==> run C: inputs <==
Design Hq2x, start of the top module:
module Hq2x #(parameter LENGTH = 16, parameter HALF_DEPTH = 1, parameter DWIDTH = HALF_DEPTH ? 11 : 23)
(
	input             clk,
	input             ce_in,
	input  [DWIDTH:0] inputpixel,
	input             mono,
	input             disable_hq2x,
	input             reset_frame,
	input             reset_line,
	input             ce_out,
	input       [1:0] read_y,
	input             hblank,
	output [DWIDTH:0] outpixel
);
clock: 4.01 ns
lec_check: 0
cap_margin: 5
core_margin: 2
core_utilization: 72
place_density: 0.37
slew_margin: 20
run.sh (not shown) runs the stock make flow with config.mk's settings and CLKGATE_MAP_FILE=.
==> run Z: changes against run C <==
Settings changed: CAP_MARGIN 5 to 20, CORE_UTILIZATION 72 to 65, MAX_ROUTING_LAYER from default to met4, PLACE_DENSITY 0.37 to 0.6.
==> flow/constraint.sdc (replaced) <==
create_clock -name core_clock -period 6.31 [get_ports {clk}]
set_input_delay 1.2620 -clock core_clock [delete_from_list [all_inputs] [get_ports {clk}]]
set_output_delay 1.2620 -clock core_clock [all_outputs]
set_load 0.01 [all_outputs]
==> run X: changes against run C <==
Settings changed: CAP_MARGIN 5 to 25, CORE_UTILIZATION 72 to 40, CTS_CLUSTER_DIAMETER from default to 62, PLACE_DENSITY 0.37 to default, SETUP_SLACK_MARGIN from default to 1.64, TNS_END_PERCENT from default to 10.
==> flow/constraint.sdc (replaced) <==
create_clock -name core_clock -period 8.0 [get_ports {clk}]
set_input_delay 1.6000 -clock core_clock [delete_from_list [all_inputs] [get_ports {clk}]]
set_output_delay 1.6000 -clock core_clock [all_outputs]
set_load 0.01 [all_outputs]
==> run E: changes against run C <==
Settings changed: CAP_MARGIN 5 to 20, CORE_UTILIZATION 72 to 52, PLACE_DENSITY 0.37 to 0.6.
==> flow/constraint.sdc (replaced) <==
create_clock -name core_clock -period 7.21 [get_ports {clk}]
set_input_delay 1.4420 -clock core_clock [delete_from_list [all_inputs] [get_ports {clk}]]
set_output_delay 1.4420 -clock core_clock [all_outputs]
set_load 0.01 [all_outputs]
==> summary of the runs <==
Run Z finished with timing, DRC and antenna clean. Run E completed with no timing, DRC or antenna violations. Run C produced a layout that fails on negative setup slack. Run X finished with timing, DRC and antenna clean. Core utilization: run X < run E < run Z < run C. Via count, lowest first: run E, run X, run Z, run C. The highest power belongs to run C, the lowest to run X. Maximum frequency, lowest first: run E, run C, run Z, run X. Against run C, the register-to-register slack of run E is better by 2.7 ns. Cell count, lowest first: run Z, run C, run E, run X. Sequential cell count is the same in run E and run Z. The highest worst hold slack belongs to run X, the lowest to run C. Clock skew, lowest first: run Z, run C, run X, run E. In run Z the first-iteration DRC count is larger than in run E, by 26%.

---

==> inputs of branch maple <==
Hq2x again, from the RTL that the note above started with.
Settings: LEC_CHECK=0, ABC_AREA=0, CAP_MARGIN=15, CELL_PAD_IN_SITES_DETAIL_PLACEMENT=0, CORE_ASPECT_RATIO=0.98, CORE_MARGIN=5, CORE_UTILIZATION=67, GPL_ROUTABILITY_DRIVEN=1, MAX_ROUTING_LAYER=met5, MIN_ROUTING_LAYER=met1, SLEW_MARGIN=20, TNS_END_PERCENT=75; clock period 4.6 ns.
==> branch quartz (differences from branch maple) <==
ABC_AREA = unset   (was 0)
CAP_MARGIN = 20   (was 15)
CELL_PAD_IN_SITES_DETAIL_PLACEMENT = unset   (was 0)
CORE_ASPECT_RATIO = unset   (was 0.98)
CORE_MARGIN = 2   (was 5)
CORE_UTILIZATION = 45   (was 67)
GPL_ROUTABILITY_DRIVEN = unset   (was 1)
MAX_ROUTING_LAYER = unset   (was met5)
MIN_ROUTING_LAYER = unset   (was met1)
PLACE_DENSITY = 0.6   (was unset)
SETUP_SLACK_MARGIN = -0.24   (was unset)
TNS_END_PERCENT = unset   (was 75)
==> flow/constraint.sdc (replaced) <==
create_clock -name core_clock -period 7.21 [get_ports {clk}]
set_input_delay 1.4420 -clock core_clock [delete_from_list [all_inputs] [get_ports {clk}]]
set_output_delay 1.4420 -clock core_clock [all_outputs]
set_load 0.01 [all_outputs]
==> results <==
Branch quartz finished with timing, DRC and antenna clean. Branch maple finished with negative setup slack left.
In branch quartz the register-to-register slack is higher than in branch maple, by 1.8 ns.
Against branch quartz, the critical path depth of branch maple is lower by 2.
Of branch quartz and branch maple, branch maple has the higher routed wire length (gap about 8%, measured against branch maple).
Clock power: branch maple is larger than branch quartz (about 60%).
Between branch quartz and branch maple, the lower die size is in branch maple (gap 44%, measured against branch maple).
Against branch quartz, the final area of branch maple is larger by 4.5%.
==> figures <==
| metric | branch maple | branch quartz |
|---|---|---|
| Outcome | complete, but fails checks | finished clean |
| Violated checks | negative setup slack | - |
| Number of detailed-routing iterations run before antenna repair | 8 | 5 |
| Worst reg-to-reg path cell count | 29 | 31 |
| Global placement routability congestion | 0.864 | 0.854 |
| Comb pwr | 0.0199 W | 0.00916 W |
| Post-detailed-route via-to-cell ratio | 6.62 | 5.80 |
| Die X | 441 um | 524 um |
| Number of global-route vias before repair | 69,600 | 62,800 |
| Sw Pwr | 0.0207 W | 0.0122 W |
| Power in sequential cells | 0.0302 W | 0.0193 W |
| Critical-path cell with the highest stage delay | fa_1 | edfxtp_1 |
| Pre-placement core utilization | 0.672 | 0.451 |
| Startpoint of the most critical hold path | blender.i30[20] | waddr[0] |

---

==> inputs of v4 <==
Hq2x again, from the RTL that the note above started with.
==> flow/config.mk <==
export PLATFORM = sky130hd
export DESIGN_NAME = Hq2x
export DESIGN_NICKNAME = Hq2x
export VERILOG_FILES = /design/flow/design.v
export SDC_FILE = /design/flow/constraint.sdc
export NUM_CORES = 4
export LEC_CHECK = 0
export ABC_AREA = 1
export CAP_MARGIN = 20
export CELL_PAD_IN_SITES_DETAIL_PLACEMENT = 2
export CELL_PAD_IN_SITES_GLOBAL_PLACEMENT = 3
export CORE_ASPECT_RATIO = 0.7
export CORE_MARGIN = 2
export CORE_UTILIZATION = 45
export GPL_ROUTABILITY_DRIVEN = 1
export MAX_ROUTING_LAYER = met4
export PLACE_DENSITY = 0.6
export SETUP_SLACK_MARGIN = 0.33
export SLEW_MARGIN = 20
==> flow/constraint.sdc <==
create_clock -name core_clock -period 8.0 [get_ports {clk}]
set_input_delay 1.6000 -clock core_clock [delete_from_list [all_inputs] [get_ports {clk}]]
set_output_delay 1.6000 -clock core_clock [all_outputs]
set_load 0.01 [all_outputs]
==> inputs of v25, as changes to v4 <==
==> flow/config.mk (replaced) <==
export PLATFORM = sky130hd
export DESIGN_NAME = Hq2x
export DESIGN_NICKNAME = Hq2x
export VERILOG_FILES = /design/flow/design.v
export SDC_FILE = /design/flow/constraint.sdc
export NUM_CORES = 4
export LEC_CHECK = 0
export ABC_AREA = 1
export CAP_MARGIN = 40
export CORE_MARGIN = 2
export CORE_UTILIZATION = 72
export CTS_CLUSTER_DIAMETER = 396
export CTS_CLUSTER_SIZE = 17
export PLACE_DENSITY = 0.6
export SETUP_SLACK_MARGIN = -0.3
export SLEW_MARGIN = 20
==> flow/constraint.sdc (replaced) <==
create_clock -name core_clock -period 4.01 [get_ports {clk}]
set_input_delay 0.8020 -clock core_clock [delete_from_list [all_inputs] [get_ports {clk}]]
set_output_delay 0.8020 -clock core_clock [all_outputs]
set_load 0.01 [all_outputs]
==> inputs of v1, as changes to v4 <==
==> flow/config.mk (replaced) <==
export PLATFORM = sky130hd
export DESIGN_NAME = Hq2x
export DESIGN_NICKNAME = Hq2x
export VERILOG_FILES = /design/flow/design.v
export SDC_FILE = /design/flow/constraint.sdc
export NUM_CORES = 4
export LEC_CHECK = 0
export CAP_MARGIN = 20
export CORE_MARGIN = 2
export CORE_UTILIZATION = 24
export CTS_CLUSTER_DIAMETER = 62
export MAX_ROUTING_LAYER = met4
export SETUP_SLACK_MARGIN = 1.64
export SLEW_MARGIN = 20
export TNS_END_PERCENT = 10
==> summary of the runs <==
v4 passed the timing, design-rule and antenna checks. v25 finished with setup timing left. v1 finished clean. In v1 the area after synthesis is lower than in v25, by about 1.5%. The lowest via count belongs to v1, the highest to v25. Of v4 and v1, v4 has the higher wire length (gap about 56%, measured against v1). Of v25 and v1, v25 has the higher non-clock buffer count (gap 968). Hold slack: v4 > v1 > v25. The highest first-iteration DRC count belongs to v25, the lowest to v1. Utilization, lowest first: v1, v4, v25. Between v25 and v4, the lower die area is in v25 (gap about 37%, measured against v4).
==> figures <==
quantity                                                                            v25                       v1                       v4
Number of setup violations in the final report                                       75                        0                        0
Instance count along the most critical hold path                                      1                        0                        0
Routed vias                                                                       90476                    64509                    88970
Tap Cells                                                                          2233                     6706                     3667
Worst-case reg-to-reg path depth                                                     32                       26                       29
Setup clock skew after layout                                                0.08042 ns               0.07839 ns               0.06574 ns
Tool Warnings                                                                       107                       88                      111
Wire length on met1                                                            123.9 mm                 137.5 mm                 215.7 mm
Mux frac, synth                                                                 0.01109                   0.1478                  0.01109
Adder Area Share                                                                0.04503                  0.04572                  0.04503
Routed length on met2                                                          162.9 mm                 141.8 mm                 213.8 mm
Dominant cell area share                                                         0.6621                   0.6723                   0.6621
Tally of filler cells in the layout                                                8505                    49871                    26422
Outcome                                                      complete, but fails checks  complete, no violations  complete, no violations
Reasons for failing layout checks                                          setup timing                        -                        -
Synthesized-area fraction occupied by and/or/nand/nor cells                     0.09947                  0.03985                  0.09947
Cell mode on critical path                                                      nand2_1                        -                  nand2_1
Crit path time final                                                           5.420 ns                 6.182 ns                 7.104 ns
Wire length of the first global-routing pass                                   519.2 mm                 441.6 mm                 683.9 mm

---

==> run D: inputs <==
Starting RTL as in the previous note.
clock: 4.25 ns
lec_check: 0
abc_area: 0
cap_margin: 15
cell_pad_in_sites_detail_placement: 2
cell_pad_in_sites_global_placement: 0
core_aspect_ratio: 0.98
core_margin: 10
core_utilization: 22
cts_cluster_diameter: 241
gpl_routability_driven: 1
gpl_timing_driven: 1
hold_slack_margin: 0.28
max_routing_layer: met4
min_routing_layer: met2
place_density_lb_addon: 0.15
slew_margin: 15
tns_end_percent: 90
==> run A (differences from run D) <==
ABC_AREA = 1   (was 0)
CAP_MARGIN = 20   (was 15)
CELL_PAD_IN_SITES_DETAIL_PLACEMENT = not set   (was 2)
CELL_PAD_IN_SITES_GLOBAL_PLACEMENT = not set   (was 0)
CORE_ASPECT_RATIO = not set   (was 0.98)
CORE_MARGIN = 2   (was 10)
CORE_UTILIZATION = 70   (was 22)
CTS_CLUSTER_DIAMETER = not set   (was 241)
CTS_CLUSTER_SIZE = 17   (was not set)
GPL_ROUTABILITY_DRIVEN = not set   (was 1)
GPL_TIMING_DRIVEN = not set   (was 1)
HOLD_SLACK_MARGIN = not set   (was 0.28)
MAX_ROUTING_LAYER = not set   (was met4)
MIN_ROUTING_LAYER = not set   (was met2)
PLACE_DENSITY = 0.6   (was not set)
PLACE_DENSITY_LB_ADDON = not set   (was 0.15)
SLEW_MARGIN = 20   (was 15)
TNS_END_PERCENT = not set   (was 90)
==> flow/constraint.sdc (replaced) <==
create_clock -name core_clock -period 4.49 [get_ports {clk}]
set_input_delay 0.8980 -clock core_clock [delete_from_list [all_inputs] [get_ports {clk}]]
set_output_delay 0.8980 -clock core_clock [all_outputs]
set_load 0.01 [all_outputs]
==> summary of the runs <==
Of run D and run A, run D has the higher sequential power (gap about 6%, measured against run A).
Against run A, the utilization of run D is lower by 55 points.
Run A completed, yet does not pass: setup timing. Run D finished but failed the layout checks on setup timing.
Of run A and run D, run A has the higher fmax (gap 7.2%, measured against run D).
Between run D and run A, the lower clock skew is in run A (gap 0.031 ns).
Of run A and run D, run D has the higher die area (gap about 70%, measured against run D).
Against run A, the first-iteration DRC count of run D is smaller by 26%.
In run A the via count is higher than in run D, by 1.5%.
Synthesized area: run D is smaller than run A (about 1.5%).
In run A the hold slack is higher than in run D, by 0.030 ns.
==> figures <==
Beginning of the worst register-to-register path: run A blender.op[3]$_DFFE_PP_; run D blender.df_rule[1]$_SDFFCE_PP0P_
Capture instance of the worst register-to-register path: run A blender.Result[19]$_DFFE_PP_; run D blender.i20[20]$_DFFE_PP_
Global Route met2 Usage: run A 60.0%; run D 23.6%
Area reported by Yosys stat: run A 124,000 µm²; run D 122,000 µm²
Post-CTS setup buffers: run A 46; run D 66
Comb power frac: run A 32.0%; run D 30.4%
Post-route cell area: run A 147,000 µm²; run D 154,000 µm²
Sink of the worst hold path: run A G[0]$_DFFE_PP_; run D wrout_addr[1]$_DFFE_PP_
DR iter-0 viols: run A 13,440; run D 9,979
Setup Total Neg Slack: run A -69.97 ns; run D -122.15 ns
Result of the run: run A failed layout checks; run D failed layout checks
Layout check failures: run A setup timing; run D setup timing
Static leakage: run A 0.0544 µW; run D 0.0529 µW
Library cells used by synthesis: run A 58; run D 78
Die y size: run A 424 µm; run D 757 µm
Number of standard cells reported by yosys: run A 10,383; run D 6,951
Count of instances resized after the clock tree is built: run A 377; run D 278
Fraction of standard cell area in multi-input logic: run A 26.7%; run D 25.7%
Most common cell on crit path: run A xnor2_1; run D buf_6
Clock buf count: run A 383; run D 472
Routed length on met2: run A 164,000 µm; run D 210,000 µm
Power figures rest on the tool's default switching activity, not on a simulated workload.
